==> flow/design.v <==
`timescale 1ns / 1ps
module ALU_ACC(
    input         clk,
    input         rst_n,
    input         C8,     
    input         C9,     
    input         C13,    
    input         C15,    
    input         C16,    
    input         C17,    
    input         C18,    
    input         C19,    
    input         C20,    
    input         C21,    
    input  [15:0] BR_out,
    output [15:0] ALU_out,
    output reg [3:0] ALUflags  
    );
    reg [15:0] ACC;
    assign ALU_out = ACC;
    wire signed [15:0] sACC = ACC;
    wire signed [15:0] sBR  = BR_out;
    wire signed [31:0] prod = sACC * sBR;
    wire [16:0] sum  = {1'b0, ACC} + {1'b0, BR_out};
    wire [16:0] diff = {1'b0, ACC} - {1'b0, BR_out};
    wire [15:0] quot = (BR_out == 16'b0) ? 16'hFFFF : ACC / BR_out;
    reg  [15:0] res;
    always @(*) begin
        if (C17)      res = ACC >> 1;
        else if (C18) res = ACC << 1;
        else if (C19) res = ACC & BR_out;
        else if (C20) res = ACC | BR_out;
        else          res = ~ACC;
    end
    always @(posedge clk or negedge rst_n) begin
        if (!rst_n) begin
            ACC      <= 16'b0;
            ALUflags <= 4'b0;
        end
        else begin
            if (C8) begin
                ACC      <= 16'b0;
                ALUflags <= {1'b1, 3'b0};
            end
            else if (C9) begin
                ACC <= sum[15:0];
                ALUflags[3] <= (sum[15:0] == 16'b0);
                ALUflags[2] <= sum[16];
                ALUflags[1] <= (ACC[15] == BR_out[15]) && (sum[15] != ACC[15]);
                ALUflags[0] <= sum[15];
            end
            else if (C13) begin
                ACC <= diff[15:0];
                ALUflags[3] <= (diff[15:0] == 16'b0);
                ALUflags[2] <= (ACC < BR_out);
                ALUflags[1] <= (ACC[15] != BR_out[15]) && (diff[15] != ACC[15]);
                ALUflags[0] <= diff[15];
            end
            else if (C15) begin
                ACC <= prod[15:0];
                ALUflags[3] <= (prod[15:0] == 16'b0);
                ALUflags[2] <= 1'b0;
                ALUflags[1] <= (prod[31:16] != {16{prod[15]}});
                ALUflags[0] <= prod[15];
            end
            else if (C16) begin
                ACC <= quot;
                ALUflags[3] <= (quot == 16'b0);
                ALUflags[2] <= 1'b0;
                ALUflags[1] <= 1'b0;
                ALUflags[0] <= quot[15];
            end
            else if (C17 | C18 | C19 | C20 | C21) begin
                ACC <= res;
                ALUflags[3] <= (res == 16'b0);
                ALUflags[2] <= 1'b0;
                ALUflags[1] <= 1'b0;
                ALUflags[0] <= res[15];
            end
        end
    end
endmodule
`timescale 1ns / 1ps
    module BR(
    input clk,
    input rst_n,
    input C7,
    input [15:0] MBR_out,
    output [15:0] BR_out
    );
    reg [15:0] BRr;
    assign BR_out = BRr;
    always@(posedge clk or negedge rst_n) begin
        if(!rst_n) begin
            BRr <= 16'b0;
        end
        else begin
            if(C7) begin
                BRr <= MBR_out;  
            end
            else begin
                BRr <= BRr;
            end
        end
    end
endmodule
`timescale 1ns / 1ps
module IR(
    input clk,
    input rst_n,
    input C4,
    input [15:0] MBR_out,
    output [7:0] IR_out
    );
    reg [7:0] IRr;
    assign IR_out = IRr;
    always@(posedge clk or negedge rst_n) begin
        if(!rst_n) begin
            IRr <= 8'b0;
        end
        else begin
            if(C4) begin
                IRr <= MBR_out[15:8];
            end
            else begin
                IRr <= IRr;
            end
        end
    end
endmodule
`timescale 1ns / 1ps
module MAR(
    input clk,
    input rst_n,
    input C5,
    input C10,
    input [15:0] MBR_out,
    input [7:0] PC_out,
    output [7:0] MAR_out_memory
    );
    reg [7:0] MARr;
    assign MAR_out_memory = MARr;
    always@(posedge clk or negedge rst_n) begin
        if(!rst_n) begin
            MARr <= 8'b0;
        end
        else begin
            if(C5) begin
                MARr <= MBR_out[7:0];
            end
            else if(C10) begin
                MARr <= PC_out;
            end
            else begin
                MARr <= MARr;
            end
        end
    end
endmodule
`timescale 1ns / 1ps
module MBR(
    input clk,
    input rst_n,
    input C3,
    input C11,
    input C12,
    input [15:0] ALU_out,
    input [15:0] MBR_in_memory,
    output [15:0] MBR_out,
    output reg [15:0] MBR_out_memory
    );
    reg [15:0] MBRr;
    assign MBR_out = MBRr;
    always@(posedge clk or negedge rst_n) begin
        if(!rst_n) begin
            MBRr <= 16'b0;
        end
        else begin
            if(C3) begin
                MBRr <= MBR_in_memory;
            end
            else if(C12) begin
                MBRr <= ALU_out;
            end
            else begin
                MBRr <= MBRr;
            end
            if(C11) begin
                MBR_out_memory <= MBRr;
            end
        end
    end
endmodule
`timescale 1ns / 1ps
module PC(
    input clk,
    input rst_n,
    input C6,
    input C14,
    input [15:0] MBR_out,
    output [7:0] PC_out
    );
    reg [7:0] PCr;
    assign PC_out = PCr;
    always@(posedge clk or negedge rst_n) begin
        if(!rst_n) begin
            PCr <= 8'b0;
        end
        else begin
            if(C14) begin
                PCr <= MBR_out[15:8];  
            end
            else if(C6) begin
                PCr <= PCr + 1'b1;  
            end
            else begin
                PCr <= PCr;
            end
        end
    end
endmodule
`timescale 1ns / 1ps
module bitcruncher_dp(
    input         clk,
    input         rst_n,
    input  [21:0] ctrl,             
    input  [15:0] MBR_in_memory,
    output [7:0]  MAR_out_memory,
    output [15:0] MBR_out_memory,
    output [7:0]  IR_out,
    output [3:0]  ALUflags
    );
    wire [21:0] Control_Signals = ctrl;
    wire [15:0] MBR_out;
    wire [15:0] BR_out;
    wire [15:0] ALU_out;
    wire [7:0]  PC_out;
    MAR u_MAR(
    .clk     ( clk     ),
    .rst_n   ( rst_n   ),
    .C5      ( Control_Signals[5]  ),
    .C10     ( Control_Signals[10] ),
    .MBR_out ( MBR_out ),
    .PC_out  ( PC_out  ),
    .MAR_out_memory ( MAR_out_memory )
    );
    MBR u_MBR(
    .clk           ( clk           ),
    .rst_n         ( rst_n         ),
    .C3            ( Control_Signals[3]  ),
    .C11           ( Control_Signals[11] ),
    .C12           ( Control_Signals[12] ),
    .ALU_out       ( ALU_out       ),
    .MBR_in_memory ( MBR_in_memory ),
    .MBR_out       ( MBR_out       ),
    .MBR_out_memory ( MBR_out_memory )
    );
    ALU_ACC u_ALU_ACC(
    .clk     ( clk     ),
    .rst_n   ( rst_n   ),
    .C8      ( Control_Signals[8]  ),
    .C9      ( Control_Signals[9]  ),
    .C13     ( Control_Signals[13] ),
    .C15     ( Control_Signals[15] ),
    .C16     ( Control_Signals[16] ),
    .C17     ( Control_Signals[17] ),
    .C18     ( Control_Signals[18] ),
    .C19     ( Control_Signals[19] ),
    .C20     ( Control_Signals[20] ),
    .C21     ( Control_Signals[21] ),
    .BR_out  ( BR_out  ),
    .ALU_out ( ALU_out ),
    .ALUflags ( ALUflags )
    );
    PC u_PC(
    .clk     ( clk     ),
    .rst_n   ( rst_n   ),
    .C6      ( Control_Signals[6]  ),
    .C14     ( Control_Signals[14] ),
    .MBR_out ( MBR_out ),
    .PC_out  ( PC_out  )
    );
    IR u_IR(
    .clk     ( clk     ),
    .rst_n   ( rst_n   ),
    .C4      ( Control_Signals[4] ),
    .MBR_out ( MBR_out ),
    .IR_out  ( IR_out  )
    );
    BR u_BR(
    .clk     ( clk     ),
    .rst_n   ( rst_n   ),
    .C7      ( Control_Signals[7] ),
    .MBR_out ( MBR_out ),
    .BR_out  ( BR_out  )
    );
endmodule
Settings: LEC_CHECK=0, CAP_MARGIN=20, CELL_PAD_IN_SITES_DETAIL_PLACEMENT=0, CELL_PAD_IN_SITES_GLOBAL_PLACEMENT=1, CORE_MARGIN=10, CORE_UTILIZATION=27, CTS_CLUSTER_DIAMETER=325, GPL_ROUTABILITY_DRIVEN=0, GPL_TIMING_DRIVEN=0, MAX_ROUTING_LAYER=met4, MIN_ROUTING_LAYER=met1, PLACE_DENSITY_LB_ADDON=0.2, SLEW_MARGIN=25; clock period 32.0 ns.
run.sh (not shown) runs the stock make flow with config.mk's settings and CLKGATE_MAP_FILE=.
Then changed:
CELL_PAD_IN_SITES_DETAIL_PLACEMENT = default   (was 0)
CELL_PAD_IN_SITES_GLOBAL_PLACEMENT = default   (was 1)
CORE_MARGIN = 2   (was 10)
CORE_UTILIZATION = 72   (was 27)
CTS_CLUSTER_DIAMETER = default   (was 325)
CTS_CLUSTER_SIZE = 92   (was default)
GPL_ROUTABILITY_DRIVEN = default   (was 0)
GPL_TIMING_DRIVEN = default   (was 0)
MAX_ROUTING_LAYER = default   (was met4)
MIN_ROUTING_LAYER = default   (was met1)
PLACE_DENSITY = 0.37   (was default)
PLACE_DENSITY_LB_ADDON = default   (was 0.2)
SLEW_MARGIN = 20   (was 25)
clock period = 17.8 ns   (was 32.0 ns; I/O delays follow)
This time the run did not get past 5_1_grt.
Die area decreases by well over a third.
Synthesized cell count stays the same.
Synthesized area does not change.
Then changed:
CORE_UTILIZATION = 58   (was 72)
CTS_CLUSTER_SIZE = default   (was 92)
PLACE_DENSITY = default   (was 0.37)
clock period = 35.5 ns   (was 17.8 ns; I/O delays follow)
With this change the flow finished with timing, DRC and antenna clean.
Area after synthesis stays the same.
Synthesized cell count stays the same.
Die size is higher by 24%.

* * *

Setup of job 2872:
Starts from the design.v that is shown in full above.
Settings: LEC_CHECK=0, ABC_AREA=1, CAP_MARGIN=20, CORE_MARGIN=2, CORE_UTILIZATION=72, CTS_CLUSTER_DIAMETER=357, PLACE_DENSITY_LB_ADDON=0.01, SLEW_MARGIN=20, TNS_END_PERCENT=5; clock period 22.4 ns.
Seen in the log of job 2872: GRT-0232 during 5_1_grt, after which the run never completed.
> inputs changed (job 2872 -> job 8169)
Settings: clearing ABC_AREA, which used to be 1; clearing CTS_CLUSTER_DIAMETER, which used to be 357; putting PLACE_DENSITY at 0.36 where nothing was set; putting CTS_CLUSTER_SIZE at 49 where nothing was set; clearing PLACE_DENSITY_LB_ADDON, which used to be 0.01; clearing TNS_END_PERCENT, which used to be 5; swapping 22.4 for 17.8 in the clock period (ns, I/O delays scaled along).
Findings:
Relative to job 2872, cell total in the yosys stat output decreased by 15% in job 8169. The log for job 8169 ends in 5_1_grt with error GRT-0232, so the run never completed. Compared job 8169 vs job 2872, and area after synthesis is down in job 8169. When the final numbers for job 8169 and job 2872 were put side by side, the instance count of the mapped netlist turned out to be smaller in job 8169. Cmp job 8169 and job 2872 / number of cell rows / lower: job 8169.
The inputs of job 243 differ from those of job 8169 as listed below.
Settings: PLACE_DENSITY_LB_ADDON newly set to 0.01; PLACE_DENSITY removed (was 0.36); MAX_ROUTING_LAYER newly set to met4; ABC_AREA newly set to 1; TNS_END_PERCENT newly set to 5; CTS_CLUSTER_SIZE removed (was 49); the clock period (ns, I/O delays scaled along) changed from 17.8 to 22.4.
==> comparison <==
- No final results exist for job 243, since it was stopped by error GRT-0232 during 5_1_grt.
- As of job 243, post-cts repair resize count had fallen by more than a quarter compared to job 8169.
- Summed standard-cell area reported by yosys in job 243 vs job 8169: up 1000 µm²
- Final weighted congestion in routability-driven placement came out lower on job 243 than on job 8169.
- Sort job 8169 and job 243 by synthesized area asc -> top: job 8169
- The die used by job 243 is larger than the one used by job 8169.
For job 3250, these inputs were changed with respect to job 243:
Settings: setting CTS_CLUSTER_DIAMETER to 341 for the first time; changing CORE_UTILIZATION from 72 to 65; removing TNS_END_PERCENT (formerly 5); removing PLACE_DENSITY_LB_ADDON (formerly 0.01); removing ABC_AREA (formerly 1); removing MAX_ROUTING_LAYER (formerly met4); changing the clock period (ns, I/O delays scaled along) from 22.4 to 26.2.
--- outcome ---
Going from job 243 to job 3250, synthesized-area fraction occupied by adder cells grew by 1.6 points; combined area of all synthesized cells shrank by about 4%; proportion of synthesized area in mux cells grew by 3.5 points. Job 3250 vs job 243: gate count of the mapped netlist down. Every stage of job 3250 finished as expected; the final checks, on the other hand, flagged setup timing, which means the layout fails.
The inputs of job 3695 differ from those of job 3250 as listed below.
Settings: CTS_CLUSTER_DIAMETER removed (was 341); PLACE_DENSITY_LB_ADDON newly set to 0.01; CORE_UTILIZATION changed from 65 to 72; the clock period (ns, I/O delays scaled along) changed from 26.2 to 26.0.
[summary]
- Job 3695 got as far as 5_1_grt, where a tool error ended the run.
- Job 3695: core utilization at floorplan higher than job 3250
- Job 3695 against job 3250: area of the die went down, total cells reported by yosys after synthesis shows no meaningful change, core region area moved down, post-synthesis xor/xnor area fraction saw little to no change, portion of the post-synthesis area used by sequential elements comparable.
- In job 3695 the placed wire-length estimate after detailed placement turned out 2.0% higher than in job 3250.
- Reported for job 3250 and job 3695, combined area of all synthesized cells turned out identical to the last digit.
- | worst setup slack after placement | job 3695 vs job 3250 | 0.89 ns lower |
- Cmp job 3250 and job 3695 / total number of placement rows / lower: job 3695
- Comparing total cell area at the placement stage for job 3250 and job 3695, the smaller number came from job 3695.
